==> trial 53: inputs <==
==> flow/design.v <==
/*verilator lint_off EOFNEWLINE*/
/*verilator lint_off WIDTHEXPAND*/
module cordic #(
    parameter WIDTH = 16,                
    parameter ITERATIONS = 12,           
    parameter MODE = 0                   
)(
    input wire clk,
    input wire rst_n,
    input wire start,                    
    input wire [WIDTH-1:0] x_in,         
    input wire [WIDTH-1:0] y_in,         
    input wire [WIDTH-1:0] z_in,         
    output reg done,                     
    output reg [WIDTH-1:0] x_out,        
    output reg [WIDTH-1:0] y_out,        
    output reg [WIDTH-1:0] z_out         
);
    localparam IDLE = 2'd0;
    localparam SETUP = 2'd1;
    localparam ITERATE = 2'd2;
    localparam DONE = 2'd3;
    reg [1:0] state, next_state;
    reg signed [WIDTH-1:0] x, y;
    reg [WIDTH-1:0] z;
    reg signed [WIDTH-1:0] x_next, y_next;
    reg [WIDTH-1:0] z_next;
    reg [$clog2(ITERATIONS)-1:0] iteration;
    function [WIDTH-1:0] atan_table;
        input [3:0] idx;
        begin
            case (idx)
                4'd0:  atan_table = 16'd8192;    
                4'd1:  atan_table = 16'd4836;    
                4'd2:  atan_table = 16'd2555;    
                4'd3:  atan_table = 16'd1297;    
                4'd4:  atan_table = 16'd651;     
                4'd5:  atan_table = 16'd326;     
                4'd6:  atan_table = 16'd163;     
                4'd7:  atan_table = 16'd81;      
                4'd8:  atan_table = 16'd41;      
                4'd9:  atan_table = 16'd20;      
                4'd10: atan_table = 16'd10;      
                4'd11: atan_table = 16'd5;       
                default: atan_table = 16'd0;
            endcase
        end
    endfunction
    always @(posedge clk or negedge rst_n) begin
        if (!rst_n) begin
            state <= IDLE;
            x <= 0;
            y <= 0;
            z <= 0;
            iteration <= 0;
            done <= 1'b0;
            x_out <= 0;
            y_out <= 0;
            z_out <= 0;
        end else begin
            state <= next_state;
            case (state)
                IDLE: begin
                    done <= 1'b0;
                end
                SETUP: begin
                    x <= x_in;
                    y <= y_in;
                    z <= z_in;
                    iteration <= 0;
                end
                ITERATE: begin
                    x <= x_next;
                    y <= y_next;
                    z <= z_next;
                    iteration <= iteration + 1;
                end
                DONE: begin
                    done <= 1'b1;
                    x_out <= x;
                    y_out <= y;
                    z_out <= z;
                end
            endcase
        end
    end
    always @(*) begin
        next_state = state;
        case (state)
            IDLE: begin
                if (start) begin
                    next_state = SETUP;
                end
            end
            SETUP: begin
                next_state = ITERATE;
            end
            ITERATE: begin
                if (iteration == ITERATIONS - 1) begin
                    next_state = DONE;
                end
            end
            DONE: begin
                next_state = IDLE;
            end
        endcase
    end
    wire [WIDTH-1:0] shift_x = x >>> iteration;
    wire [WIDTH-1:0] shift_y = y >>> iteration;
    always @(*) begin
        x_next = x;
        y_next = y;
        z_next = z;
        if (state == ITERATE) begin
            if (MODE == 0) begin
                if (z[WIDTH-1] == 1'b0) begin   
                    x_next = x - shift_y;
                    y_next = y + shift_x;
                    z_next = z - atan_table(iteration);
                end else begin   
                    x_next = x + shift_y;
                    y_next = y - shift_x;
                    z_next = z + atan_table(iteration);
                end
            end else begin
                if (y[WIDTH-1] == 1'b0) begin   
                    x_next = x + shift_y;
                    y_next = y - shift_x;
                    z_next = z + atan_table(iteration);
                end else begin   
                    x_next = x - shift_y;
                    y_next = y + shift_x;
                    z_next = z - atan_table(iteration);
                end
            end
        end
    end
endmodule
/*verilator lint_on EOFNEWLINE*/
/*verilator lint_on WIDTHEXPAND*/ 
==> flow/run.sh <==
#!/bin/bash
# the make line also repeats each setting of config.mk as NAME=value (left out here)
make -C /OpenROAD-flow-scripts/flow DESIGN_CONFIG=/design/flow/config.mk WORK_HOME=/design/flow/orfs CLKGATE_MAP_FILE= finish
==> flow/config.mk <==
export PLATFORM = sky130hd
export DESIGN_NAME = cordic
export DESIGN_NICKNAME = cordic
export VERILOG_FILES = /design/flow/design.v
export SDC_FILE = /design/flow/constraint.sdc
export NUM_CORES = 4
export LEC_CHECK = 0
export ABC_AREA = 1
export CAP_MARGIN = 20
export CELL_PAD_IN_SITES_DETAIL_PLACEMENT = 1
export CORE_ASPECT_RATIO = 0.9
export CORE_MARGIN = 4
export CORE_UTILIZATION = 60
export CTS_CLUSTER_SIZE = 21
export GPL_TIMING_DRIVEN = 1
export MAX_ROUTING_LAYER = met5
export MIN_ROUTING_LAYER = met2
export PLACE_DENSITY_LB_ADDON = 0.08
export SLEW_MARGIN = 15
==> flow/constraint.sdc <==
create_clock -name core_clock -period 3.47 [get_ports {clk}]
set_input_delay 0.6940 -clock core_clock [delete_from_list [all_inputs] [get_ports {clk}]]
set_output_delay 0.6940 -clock core_clock [all_outputs]
set_load 0.01 [all_outputs]
==> inputs of trial 75, as changes to trial 53 <==
CAP_MARGIN = 40   (was 20)
CELL_PAD_IN_SITES_DETAIL_PLACEMENT = default   (was 1)
CORE_ASPECT_RATIO = default   (was 0.9)
CORE_MARGIN = 2   (was 4)
CORE_UTILIZATION = 72   (was 60)
CTS_CLUSTER_DIAMETER = 372   (was default)
CTS_CLUSTER_SIZE = 10   (was 21)
GPL_TIMING_DRIVEN = default   (was 1)
MAX_ROUTING_LAYER = default   (was met5)
MIN_ROUTING_LAYER = default   (was met2)
PLACE_DENSITY_LB_ADDON = default   (was 0.08)
SETUP_SLACK_MARGIN = 1.09   (was default)
SLEW_MARGIN = 20   (was 15)
==> flow/constraint.sdc (replaced) <==
create_clock -name core_clock -period 5.22 [get_ports {clk}]
set_input_delay 1.0440 -clock core_clock [delete_from_list [all_inputs] [get_ports {clk}]]
set_output_delay 1.0440 -clock core_clock [all_outputs]
set_load 0.01 [all_outputs]
==> inputs of trial 92, as changes to trial 53 <==
ABC_AREA = default   (was 1)
CAP_MARGIN = 40   (was 20)
CELL_PAD_IN_SITES_DETAIL_PLACEMENT = default   (was 1)
CORE_ASPECT_RATIO = default   (was 0.9)
CORE_MARGIN = 2   (was 4)
CORE_UTILIZATION = 40   (was 60)
CTS_CLUSTER_DIAMETER = 332   (was default)
CTS_CLUSTER_SIZE = 100   (was 21)
GPL_TIMING_DRIVEN = default   (was 1)
MAX_ROUTING_LAYER = default   (was met5)
MIN_ROUTING_LAYER = default   (was met2)
PLACE_DENSITY_LB_ADDON = default   (was 0.08)
SLEW_MARGIN = 20   (was 15)
==> flow/constraint.sdc (replaced) <==
create_clock -name core_clock -period 10.0 [get_ports {clk}]
set_input_delay 2.0000 -clock core_clock [delete_from_list [all_inputs] [get_ports {clk}]]
set_output_delay 2.0000 -clock core_clock [all_outputs]
set_load 0.01 [all_outputs]
==> notes <==
- Trial 92 passed the timing, design-rule and antenna checks. Trial 75 finished with timing, DRC and antenna clean. Trial 53 never finished: it broke off in detailed placement, error DPL-0033.
- In area after synthesis, trial 75 and trial 53 do not differ.
- Of trial 75 and trial 92, trial 75 has the higher global-route usage (gap 22 points).
- In trial 75 the die size is lower than in trial 53, by 21%.
- Of trial 92 and trial 75, trial 92 has the higher worst hold slack (gap 0.016 ns).
- First-iteration DRC count: trial 92 is smaller than trial 75 (75%).

========
==> inputs of v35 <==
// cordic: RTL as listed in full above, without the edits since
Settings: LEC_CHECK=0, ABC_AREA=1, CAP_MARGIN=20, CORE_MARGIN=2, CORE_UTILIZATION=72, CTS_CLUSTER_DIAMETER=372, CTS_CLUSTER_SIZE=10, SETUP_SLACK_MARGIN=1.42, SLEW_MARGIN=20, TNS_END_PERCENT=10; clock period 5.22 ns.
run.sh (not shown) runs the stock make flow with config.mk's settings and CLKGATE_MAP_FILE=.
==> v20: changes against v35 <==
==> flow/config.mk (replaced) <==
export PLATFORM = sky130hd
export DESIGN_NAME = cordic
export DESIGN_NICKNAME = cordic
export VERILOG_FILES = /design/flow/design.v
export SDC_FILE = /design/flow/constraint.sdc
export NUM_CORES = 4
export LEC_CHECK = 0
export CAP_MARGIN = 20
export CORE_MARGIN = 2
export CORE_UTILIZATION = 72
export CTS_CLUSTER_DIAMETER = 30
export PLACE_DENSITY = 0.7
export SETUP_SLACK_MARGIN = 0.61
export SLEW_MARGIN = 20
==> flow/constraint.sdc (replaced) <==
create_clock -name core_clock -period 4.68 [get_ports {clk}]
set_input_delay 0.9360 -clock core_clock [delete_from_list [all_inputs] [get_ports {clk}]]
set_output_delay 0.9360 -clock core_clock [all_outputs]
set_load 0.01 [all_outputs]
==> v19: changes against v35 <==
==> flow/config.mk (replaced) <==
export PLATFORM = sky130hd
export DESIGN_NAME = cordic
export DESIGN_NICKNAME = cordic
export VERILOG_FILES = /design/flow/design.v
export SDC_FILE = /design/flow/constraint.sdc
export NUM_CORES = 4
export LEC_CHECK = 0
export CAP_MARGIN = 20
export CORE_MARGIN = 2
export CORE_UTILIZATION = 70
export CTS_CLUSTER_DIAMETER = 42
export SETUP_SLACK_MARGIN = 1.39
export SLEW_MARGIN = 20
==> flow/constraint.sdc (replaced) <==
create_clock -name core_clock -period 5.42 [get_ports {clk}]
set_input_delay 1.0840 -clock core_clock [delete_from_list [all_inputs] [get_ports {clk}]]
set_output_delay 1.0840 -clock core_clock [all_outputs]
set_load 0.01 [all_outputs]
==> comparison table <==
metric	v19	v35	v20
Outcome	timing/DRC/antenna clean	timing/DRC/antenna clean	stopped before the end
Failing step	-	-	global routing
Fraction of area in multi-input gates	0.585	0.538	-
Signal inverters	29	129	-
Antenna cells	1	0	-
Post-synthesis chip area from yosys	0.00932 mm2	0.00886 mm2	0.00932 mm2
Multiplexer share of the synthesized area	0.223	0	0.223
Insertion delay of the later-clocked pin in the worst-skew pair	0.37 ns	0.38 ns	-
Cell with the most instances on the worst path	sky130_fd_sc_hd__mux4_2	sky130_fd_sc_hd__nand2_1	-
Violation tally from detailed-route iteration zero	1680	1940	-
Die footprint	0.0143 mm2	0.0132 mm2	0.0139 mm2
Final hold violation count	0	0	-
Finished Cell Area	0.0119 mm2	0.0106 mm2	-
Total area of sequential cells	0.00264 mm2	0.00264 mm2	-
Finish-stage setup viols	0	0	-

========
==> violet <==
Starts from the design.v that is shown in full above.
Settings: LEC_CHECK=0, ABC_AREA=0, CAP_MARGIN=20, CORE_MARGIN=2, CORE_UTILIZATION=40, MIN_ROUTING_LAYER=met2, PLACE_DENSITY=0.42, SLEW_MARGIN=20; clock period 10.0 ns.
==> inputs of quartz, as changes to violet <==
ABC_AREA = default   (was 0)
CORE_UTILIZATION = 68   (was 40)
CTS_CLUSTER_SIZE = 33   (was default)
HOLD_SLACK_MARGIN = -0.09   (was default)
MIN_ROUTING_LAYER = default   (was met2)
PLACE_DENSITY = default   (was 0.42)
==> flow/constraint.sdc (replaced) <==
create_clock -name core_clock -period 4.07 [get_ports {clk}]
set_input_delay 0.8140 -clock core_clock [delete_from_list [all_inputs] [get_ports {clk}]]
set_output_delay 0.8140 -clock core_clock [all_outputs]
set_load 0.01 [all_outputs]
==> inputs of harbor, as changes to violet <==
ABC_AREA = default   (was 0)
MIN_ROUTING_LAYER = default   (was met2)
PLACE_DENSITY = default   (was 0.42)
==> flow/constraint.sdc (replaced) <==
create_clock -name core_clock -period 5.71 [get_ports {clk}]
set_input_delay 1.1420 -clock core_clock [delete_from_list [all_inputs] [get_ports {clk}]]
set_output_delay 1.1420 -clock core_clock [all_outputs]
set_load 0.01 [all_outputs]
==> results <==
item                                                                       quartz          violet          harbor
Status                                                     stopped before the end  finished clean  finished clean
Last stage reached                                                        4_1_cts               -               -
Wire length per cell                                                            -         19.4 um         18.2 um
Total of plain and repair buffers excluding clock buffers                       -             109             114
Seq Cell Count                                                                  -             105             105
Row count                                                                      42              55              55
Data required time of the critical path                                         -        10.27 ns         6.00 ns
Number of violations of the max-capacitance limit                               -               0               0
Measured slew at the worst slew-check pin                                       -         1.03 ns        0.936 ns
Crit share post-route                                                           -           0.569           0.915
Top Metal Used                                                                  -            met5            met4
Hold Worst Slack                                                                -        0.485 ns        0.494 ns
Start point of the worst hold path                                              -            done        state[0]
Worst R2R End                                                                   -           z[15]           x[14]
Detail Placement HPWL                                                    25000 um        18300 um        17900 um
Worst Skew                                                                      -       0.0101 ns       0.0134 ns
Final std cells w/o fill                                                        -            1370            1369
Post-DR vias/cell                                                               -            7.78            5.68

========
==> v12 <==
// cordic: RTL as listed in full above, without the edits since
export LEC_CHECK = 0
export ABC_AREA = 0
export CAP_MARGIN = 25
export CORE_ASPECT_RATIO = 0.73
export CORE_MARGIN = 10
export CORE_UTILIZATION = 40
export MIN_ROUTING_LAYER = met1
export PLACE_DENSITY = 0.42
export SLEW_MARGIN = 10
create_clock -name core_clock -period 10.0 [get_ports {clk}]
==> inputs of v30, as changes to v12 <==
==> flow/config.mk (replaced) <==
export PLATFORM = sky130hd
export DESIGN_NAME = cordic
export DESIGN_NICKNAME = cordic
export VERILOG_FILES = /design/flow/design.v
export SDC_FILE = /design/flow/constraint.sdc
export NUM_CORES = 4
export LEC_CHECK = 0
export CAP_MARGIN = 20
export CORE_MARGIN = 2
export CORE_UTILIZATION = 70
export CTS_CLUSTER_DIAMETER = 30
export CTS_CLUSTER_SIZE = 38
export SETUP_SLACK_MARGIN = 0.61
export SLEW_MARGIN = 20
==> flow/constraint.sdc (replaced) <==
create_clock -name core_clock -period 4.68 [get_ports {clk}]
set_input_delay 0.9360 -clock core_clock [delete_from_list [all_inputs] [get_ports {clk}]]
set_output_delay 0.9360 -clock core_clock [all_outputs]
set_load 0.01 [all_outputs]
==> inputs of v34, as changes to v12 <==
==> flow/config.mk (replaced) <==
export PLATFORM = sky130hd
export DESIGN_NAME = cordic
export DESIGN_NICKNAME = cordic
export VERILOG_FILES = /design/flow/design.v
export SDC_FILE = /design/flow/constraint.sdc
export NUM_CORES = 4
export LEC_CHECK = 0
export ABC_AREA = 1
export CAP_MARGIN = 20
export CORE_MARGIN = 2
export CORE_UTILIZATION = 72
export CTS_CLUSTER_DIAMETER = 372
export SLEW_MARGIN = 20
==> flow/constraint.sdc (replaced) <==
create_clock -name core_clock -period 5.22 [get_ports {clk}]
set_input_delay 1.0440 -clock core_clock [delete_from_list [all_inputs] [get_ports {clk}]]
set_output_delay 1.0440 -clock core_clock [all_outputs]
set_load 0.01 [all_outputs]
==> results.txt <==
The implementation run finished. The run finished, with violations left. The checks that failed: setup timing. Per the layout area report, the combinational gate area comes to between 7000 and 8000 µm². Total of endpoints with negative setup slack in the final report landed at 4. Worst setup slack for register-to-register paths landed at -150 ps.

The initial antenna violation count came to 1. Final worst-path setup slack landed at -146 ps. Cell count after placement landed at roughly 1200. Clock network area share landed at 0.0247.
(the above is from v30)
==> results.txt <==
The implementation run finished. The run finished with no timing, DRC or antenna violations. Post-CTS repair changed the size of 0 cells. Initial antenna violation count landed at 0. Post-synthesis adder-cell area fraction landed at 0.0897. around 800 cells are multi-input combinational gates. Gate count after technology mapping landed at between 900 and 1000.

Clock latency on the worst-skew pair, taken at its later pin, is 370 ps. Worst setup slack for register-to-register paths landed at about 4500 ps. Path length in cells of the critical path landed at 16. Total of endpoints with negative setup slack in the final report landed at 0. The fraction of final cell area spent on clock buffers and inverters in this run is 0.0260. Summing all multi-input logic gate instances after layout gives between 6000 and 7000 µm². Final worst-path setup slack landed at about 4500 ps. Register share after synthesis landed at 0.282. The worst setup path is of the register to register kind.
(the above is from v12)
==> results.txt <==
The implementation run finished. The flow ran to the end and the layout has no timing, DRC or antenna violations. Fraction of the mapped netlist area in compound gates landed at 0.147.

The region available for standard cell placement spans approximately 12000 µm². Total global-route track usage over all layers is 0.407. Final worst-path setup slack landed at about 790 ps. Worst setup slack for register-to-register paths landed at 790 ps. Worst-case reg-to-reg path depth landed at 21. Multi-input logic area landed at between 5000 and 6000 µm². For this run, the detailed router's first-pass iteration total came to 7. The longest clock path from root to sink contains 2 buffers. Initial antenna violation count landed at 0. The netlist uses 46 different library cells. Cell count after placement landed at 1550.

Total of endpoints with negative setup slack in the final report landed at 0.
(the above is from v34)
